Setup of run A:
## chip_to_symbol
module chip_to_symbol 
(
input logic         i_clk,
input logic         i_rst_n,
input logic         i_stream,
input logic         i_stream_valid,
output logic [3:0]  o_symbol,
output logic        o_symbol_valid       
);
Settings: LEC_CHECK=0, CAP_MARGIN=10, CORE_MARGIN=2, CORE_UTILIZATION=48, CTS_CLUSTER_DIAMETER=244, MAX_ROUTING_LAYER=met4, PLACE_DENSITY_LB_ADDON=0.09, SETUP_SLACK_MARGIN=1.92, SLEW_MARGIN=20; clock period 6.53 ns.
run.sh (not shown) runs the stock make flow with config.mk's settings and CLKGATE_MAP_FILE=.
> inputs changed (run A -> run B)
Settings: CTS_CLUSTER_DIAMETER removed (was 244); SETUP_SLACK_MARGIN removed (was 1.92); MAX_ROUTING_LAYER removed (was met4); CORE_UTILIZATION changed from 48 to 64; CAP_MARGIN changed from 10 to 20; PLACE_DENSITY_LB_ADDON removed (was 0.09); the clock period (ns, I/O delays scaled along) changed from 6.53 to 5.15.
- Run B: all stages done; final checks FAILED (setup timing).
- The setup slack after layout in run B was lower than what run A gave.
- The multi-input gate share of the layout cell area in run B sits 5.5 points above the value recorded for run A.
- Number of non-clock buffers in the layout, run B and run A, lower one = run B.
Input-level comparison between run C and run B:
Settings: GPL_TIMING_DRIVEN newly set to 0; CORE_UTILIZATION changed from 64 to 40; CTS_CLUSTER_SIZE newly set to 49; the clock period (ns, I/O delays scaled along) changed from 5.15 to 10.0.
--- outcome ---
Lower critical path depth was reported by run C, not run B. Delta (run C minus run B): horizontal die dimension now larger; wire length on met3 lost 2000 um; instance count after placement with tap cells included went up about 4.4%; final wirelength now sits higher; area after detailed placement decreased about 3.2%. Looking at the reports, run C completed the entire flow and the layout it produced met the timing, DRC and antenna checks.


## build 35
Starting RTL as in the previous note.
make LEC_CHECK=0 ABC_AREA=1 CAP_MARGIN=20 CELL_PAD_IN_SITES_DETAIL_PLACEMENT=1 CELL_PAD_IN_SITES_GLOBAL_PLACEMENT=0 CORE_ASPECT_RATIO=0.6 CORE_MARGIN=2 CORE_UTILIZATION=32 CTS_CLUSTER_DIAMETER=225 GPL_ROUTABILITY_DRIVEN=1 GPL_TIMING_DRIVEN=1 MIN_ROUTING_LAYER=met2 SLEW_MARGIN=5 finish   # period 8.8 ns
What build 65 does differently from build 35 at the input level:
Settings: ABC_AREA no longer set, was 1; MIN_ROUTING_LAYER no longer set, was met2; GPL_TIMING_DRIVEN no longer set, was 1; CTS_CLUSTER_DIAMETER no longer set, was 225; CELL_PAD_IN_SITES_DETAIL_PLACEMENT no longer set, was 1; CORE_ASPECT_RATIO no longer set, was 0.6; GPL_ROUTABILITY_DRIVEN no longer set, was 1; CORE_UTILIZATION now 61, was 32; SLEW_MARGIN now 20, was 5; TNS_END_PERCENT now 70, previously not set; CELL_PAD_IN_SITES_GLOBAL_PLACEMENT no longer set, was 0; the clock period (ns, I/O delays scaled along) now 10.0, was 8.8.
==> comparison <==
Destination of the critical timing path = o_symbol[2]: build 65; destination of the critical timing path = o_symbol[3]: build 35. Build 65 against build 35: required arrival time at the worst endpoint higher, area figure in the yosys stat output higher.
#### Input delta (build 1 over build 65)
Settings: setting SETUP_SLACK_MARGIN to 2.88 for the first time; setting CTS_CLUSTER_SIZE to 97 for the first time; changing CORE_UTILIZATION from 61 to 57; setting HOLD_SLACK_MARGIN to 0.29 for the first time; setting PLACE_DENSITY to 0.4 for the first time; changing CORE_MARGIN from 2 to 7; setting ABC_AREA to 1 for the first time; changing TNS_END_PERCENT from 70 to 15; setting CORE_ASPECT_RATIO to 0.5 for the first time; setting CTS_CLUSTER_DIAMETER to 236 for the first time.
==> results <==
- In summary, build 1 completed successfully, with a layout that passed the timing, DRC and antenna checks.
- Summary of build 1 over build 65: share of synthesized area spent on multiplexers went down, placed standard-cell area went down, number of non-clock inverters went up.
Changes in build 79 relative to build 1:
Settings: a deleted SETUP_SLACK_MARGIN that had been 2.88; an added GPL_TIMING_DRIVEN of 1; a change of CTS_CLUSTER_SIZE from 97 to 58; a deleted PLACE_DENSITY that had been 0.4; a deleted TNS_END_PERCENT that had been 15; an added MIN_ROUTING_LAYER of met2; a deleted CTS_CLUSTER_DIAMETER that had been 236; a change of SLEW_MARGIN from 20 to 15; a change of CORE_UTILIZATION from 57 to 40; a change of HOLD_SLACK_MARGIN from 0.29 to 0.12; a change of CORE_ASPECT_RATIO from 0.5 to 1.03.
==> comparison <==
Build 1 → build 79: routability-driven placement congestion ratio saw an increase; post-layout minimum cycle time +890 ps; clock buffer count in the final layout went down; cell total after placement up about 5%. Between build 1 and build 79, the worst-case register-to-register setup slack is higher for build 1. [build 79] first-pass GRT wire length rose 8300 um relative to build 1. Library cell contributing the largest single delay on the critical path = nor3_1: build 79; library cell contributing the largest single delay on the critical path = o21ai_0: build 1. Where worst hold slack is concerned, build 1 is better than build 79.


JK:
chip_to_symbol again, from the RTL that the note above started with.
make LEC_CHECK=0 ABC_AREA=1 CAP_MARGIN=20 CELL_PAD_IN_SITES_DETAIL_PLACEMENT=1 CORE_MARGIN=2 CORE_UTILIZATION=56 GPL_ROUTABILITY_DRIVEN=1 PLACE_DENSITY=0.74 SLEW_MARGIN=30 TNS_END_PERCENT=10 finish   # period 4.96 ns
JK terminated abnormally: global routing reported GRT-0116.
### JK -> MS
- CORE_UTILIZATION changed from 56 to 72
- CELL_PAD_IN_SITES_DETAIL_PLACEMENT removed (was 1)
- SLEW_MARGIN changed from 30 to 20
- GPL_ROUTABILITY_DRIVEN changed from 1 to 0
- PLACE_DENSITY changed from 0.74 to 0.38
- the clock period (ns, I/O delays scaled along) changed from 4.96 to 4.22
Notes after the runs:
MS vs JK: post-placement worst setup slack down
Compared with JK, MS shows placement-stage cell area that has gone up by a few percent.
In MS the number of buffers added for setup after CTS turned out 22 lower than in JK.
Die span in y for MS is lower than for JK.
JK -> MS: net count after synthesis flat
Every stage of MS finished as expected; the final checks, on the other hand, flagged negative setup slack, which means the layout fails.
Synthesized cell count came out exactly the same in MS and JK.
The following lists how AL was set up differently from MS:
- clearing ABC_AREA, which used to be 1
- clearing GPL_ROUTABILITY_DRIVEN, which used to be 0
- putting CTS_CLUSTER_SIZE at 17 where nothing was set
- clearing PLACE_DENSITY, which used to be 0.38
- clearing TNS_END_PERCENT, which used to be 10
- putting SETUP_SLACK_MARGIN at 0.93 where nothing was set
- swapping 4.22 for 3.12 in the clock period (ns, I/O delays scaled along)
[summary]
None of the runs MS and AL ends with a clean layout.
The die of AL is larger than the one used in MS.
MS → AL: area of the core has increased; count of library flops with an enable pin flat.
Modified inputs, TR compared to AL
- CTS_CLUSTER_SIZE no longer set, was 17
- SETUP_SLACK_MARGIN no longer set, was 0.93
- CORE_UTILIZATION now 21, was 72
- the clock period (ns, I/O delays scaled along) now 15.6, was 3.12
==> comparison <==
- The flow ran to completion for all of AL and TR but AL, which stopped partway.
- | post-synth tally of flip-flops with integrated enable | TR vs AL | ≈ equal |
- Going from AL to TR, the floorplan core area was found to have gone up by 250%.
- Sort AL and TR by number of placed cells counting well taps, descending, and TR comes first.
- On chip width: TR sits above AL.
- Compared with AL, TR shows a lower sum of net half-perimeters after detailed placement.
- Compared with AL, TR shows a area of placed instances that is about 14% lower.
- The die outline area of TR exceeds that of AL by 240%.


Starting RTL as in the previous note.
==> flow/config.mk <==
export PLATFORM = sky130hd
export DESIGN_NAME = chip_to_symbol
export DESIGN_NICKNAME = chip_to_symbol
export VERILOG_FILES = /design/flow/design.v
export SDC_FILE = /design/flow/constraint.sdc
export NUM_CORES = 4
export LEC_CHECK = 0
export ABC_AREA = 0
export CAP_MARGIN = 20
export CELL_PAD_IN_SITES_DETAIL_PLACEMENT = 0
export CELL_PAD_IN_SITES_GLOBAL_PLACEMENT = 0
export CORE_MARGIN = 2
export CORE_UTILIZATION = 68
export CTS_CLUSTER_SIZE = 22
export GPL_TIMING_DRIVEN = 1
export PLACE_DENSITY_LB_ADDON = 0.29
export SLEW_MARGIN = 35
==> flow/constraint.sdc <==
create_clock -name core_clock -period 4.49 [get_ports {i_clk}]
set_input_delay 0.8980 -clock core_clock [delete_from_list [all_inputs] [get_ports {i_clk}]]
set_output_delay 0.8980 -clock core_clock [all_outputs]
set_load 0.01 [all_outputs]
The first run completed, yet does not pass: negative setup slack.
Then changed:
Settings changed: CORE_ASPECT_RATIO set to 1.37, CORE_UTILIZATION 68 to 41, CTS_CLUSTER_DIAMETER set to 245, CTS_CLUSTER_SIZE 22 to 94, PLACE_DENSITY set to 0.81, PLACE_DENSITY_LB_ADDON 0.29 to unset, SETUP_SLACK_MARGIN set to -0.32, TNS_END_PERCENT set to 20.
- The new run reached the layout checks and failed them: negative setup slack
- count of clock-buffer cells in the layout rises by 1
- final area hardly moves
- wire length falls by 1.1%
- utilization falls by 33 points
- setup slack loses 280 ps
- clock skew falls by 6.7 ps
- sequential share of layout area stays flat


Setup of build 6:
chip_to_symbol again, from the RTL that the note above started with.
Settings: LEC_CHECK=0, ABC_AREA=0, CAP_MARGIN=20, CELL_PAD_IN_SITES_DETAIL_PLACEMENT=0, CELL_PAD_IN_SITES_GLOBAL_PLACEMENT=0, CORE_ASPECT_RATIO=1.37, CORE_MARGIN=2, CORE_UTILIZATION=49, CTS_CLUSTER_DIAMETER=245, CTS_CLUSTER_SIZE=94, GPL_TIMING_DRIVEN=1, PLACE_DENSITY=0.5, SLEW_MARGIN=35, TNS_END_PERCENT=20; clock period 4.49 ns.
STATUS run=build 6 STAGES=ALL_DONE FINAL_CHECKS=FAILED CAUSE=negative setup slack
diff inputs: build 6 => build 25
# build 6
export LEC_CHECK = 0
export ABC_AREA = 0
export CAP_MARGIN = 20
export CELL_PAD_IN_SITES_DETAIL_PLACEMENT = 0
export CELL_PAD_IN_SITES_GLOBAL_PLACEMENT = 0
export CORE_ASPECT_RATIO = 1.37
export CORE_MARGIN = 2
export CORE_UTILIZATION = 49
export CTS_CLUSTER_DIAMETER = 245
export CTS_CLUSTER_SIZE = 94
export GPL_TIMING_DRIVEN = 1
export PLACE_DENSITY = 0.5
export SLEW_MARGIN = 35
export TNS_END_PERCENT = 20
create_clock -name core_clock -period 4.49 [get_ports {i_clk}]
# build 25
export LEC_CHECK = 0
export ABC_AREA = 0
export CAP_MARGIN = 20
export CELL_PAD_IN_SITES_DETAIL_PLACEMENT = 0
export CELL_PAD_IN_SITES_GLOBAL_PLACEMENT = 0
export CORE_MARGIN = 2
export CORE_UTILIZATION = 65
export GPL_TIMING_DRIVEN = 1
export PLACE_DENSITY = 0.63
export SLEW_MARGIN = 35
create_clock -name core_clock -period 4.49 [get_ports {i_clk}]
Build 25 finished all stages; layout check result: FAIL, due to negative setup slack. Build 25 reports its first element of the critical path as s_ones_counter[8][1] while build 6 reports s_ones_counter[5][5]. Against build 6, build 25 comes in 8.8 points higher on met2 global-route usage. Between build 6 and build 25, global-route wire length before repair decreased. Summary of build 25 over build 6: number of vias per cell after detailed routing increased about 9%, number of resized instances in the post-cts repair step decreased about 8%. Per the comparison of build 25 with build 6, utilization increased by 19 points relative to the old numbers, final standard cell count with taps included and fillers excluded decreased by 168 relative to the old numbers.
### build 25 -> build 45
# build 25
export LEC_CHECK = 0
export ABC_AREA = 0
export CAP_MARGIN = 20
export CELL_PAD_IN_SITES_DETAIL_PLACEMENT = 0
export CELL_PAD_IN_SITES_GLOBAL_PLACEMENT = 0
export CORE_MARGIN = 2
export CORE_UTILIZATION = 65
export GPL_TIMING_DRIVEN = 1
export PLACE_DENSITY = 0.63
export SLEW_MARGIN = 35
create_clock -name core_clock -period 4.49 [get_ports {i_clk}]
# build 45
export LEC_CHECK = 0
export ABC_AREA = 1
export CAP_MARGIN = 20
export CELL_PAD_IN_SITES_DETAIL_PLACEMENT = 0
export CELL_PAD_IN_SITES_GLOBAL_PLACEMENT = 0
export CORE_MARGIN = 2
export CORE_UTILIZATION = 72
export CTS_CLUSTER_DIAMETER = 45
export CTS_CLUSTER_SIZE = 22
export GPL_TIMING_DRIVEN = 1
export PLACE_DENSITY_LB_ADDON = 0.29
export SETUP_SLACK_MARGIN = -0.13
export SLEW_MARGIN = 35
create_clock -name core_clock -period 4.05 [get_ports {i_clk}]
--- outcome ---
- Status: build 45 FAILED at global routing (tool error)
- Compared with build 25, build 45 shows a post-synthesis cell area that is 5.1% lower.
- Compare build 25 and build 45 | number of placed instances, taps included higher: build 45
- Relative to build 25, die span in y has gone down in build 45.
- On build 45: post-synthesis simple-gate area fraction is 4.0 points higher than what build 25 gave.
- Number of distinct library cell variants in the gate-level netlist after synthesis sits lower in build 45 than in build 25.
- Relative to build 25, the area figure in the yosys stat output measured on build 45 has decreased by a few percent.
- Looking at final weighted congestion of routability-driven global placement, build 45 sits about 4.4% higher than build 25 does.
Changes in build 66 relative to build 45:
# build 45
export LEC_CHECK = 0
export ABC_AREA = 1
export CAP_MARGIN = 20
export CELL_PAD_IN_SITES_DETAIL_PLACEMENT = 0
export CELL_PAD_IN_SITES_GLOBAL_PLACEMENT = 0
export CORE_MARGIN = 2
export CORE_UTILIZATION = 72
export CTS_CLUSTER_DIAMETER = 45
export CTS_CLUSTER_SIZE = 22
export GPL_TIMING_DRIVEN = 1
export PLACE_DENSITY_LB_ADDON = 0.29
export SETUP_SLACK_MARGIN = -0.13
export SLEW_MARGIN = 35
create_clock -name core_clock -period 4.05 [get_ports {i_clk}]
# build 66
export LEC_CHECK = 0
export CAP_MARGIN = 20
export CORE_MARGIN = 2
export CORE_UTILIZATION = 72
export SETUP_SLACK_MARGIN = -0.57
export SLEW_MARGIN = 20
create_clock -name core_clock -period 9.16 [get_ports {i_clk}]
### Flow results
- Post-synthesis share of cell area spent on xor and xnor gates in build 66 vs build 45: up 2.2 points
- Relative to build 45, the Yosys chip area of build 66 is higher by about 5.3%.
- Fraction of the mapped netlist area in adder cells, build 66 and build 45, lower one = build 66.
- Compared with build 45, build 66 shows a post-synthesis mux area share that is 1.5 points higher.
- Row average size of a mapped cell: build 66 higher / build 45 lower
- As of build 66, summed instance area of the synthesized netlist had risen by a few percent compared to build 45.
- Side by side, post-cts repair resize count turned out lower in build 66 than in build 45.
- The final layout from build 66, which completed every stage, passed the timing, DRC and antenna checks at the end of the flow.
- The overall chip area of build 66 exceeds that of build 45 by 1700 µm².
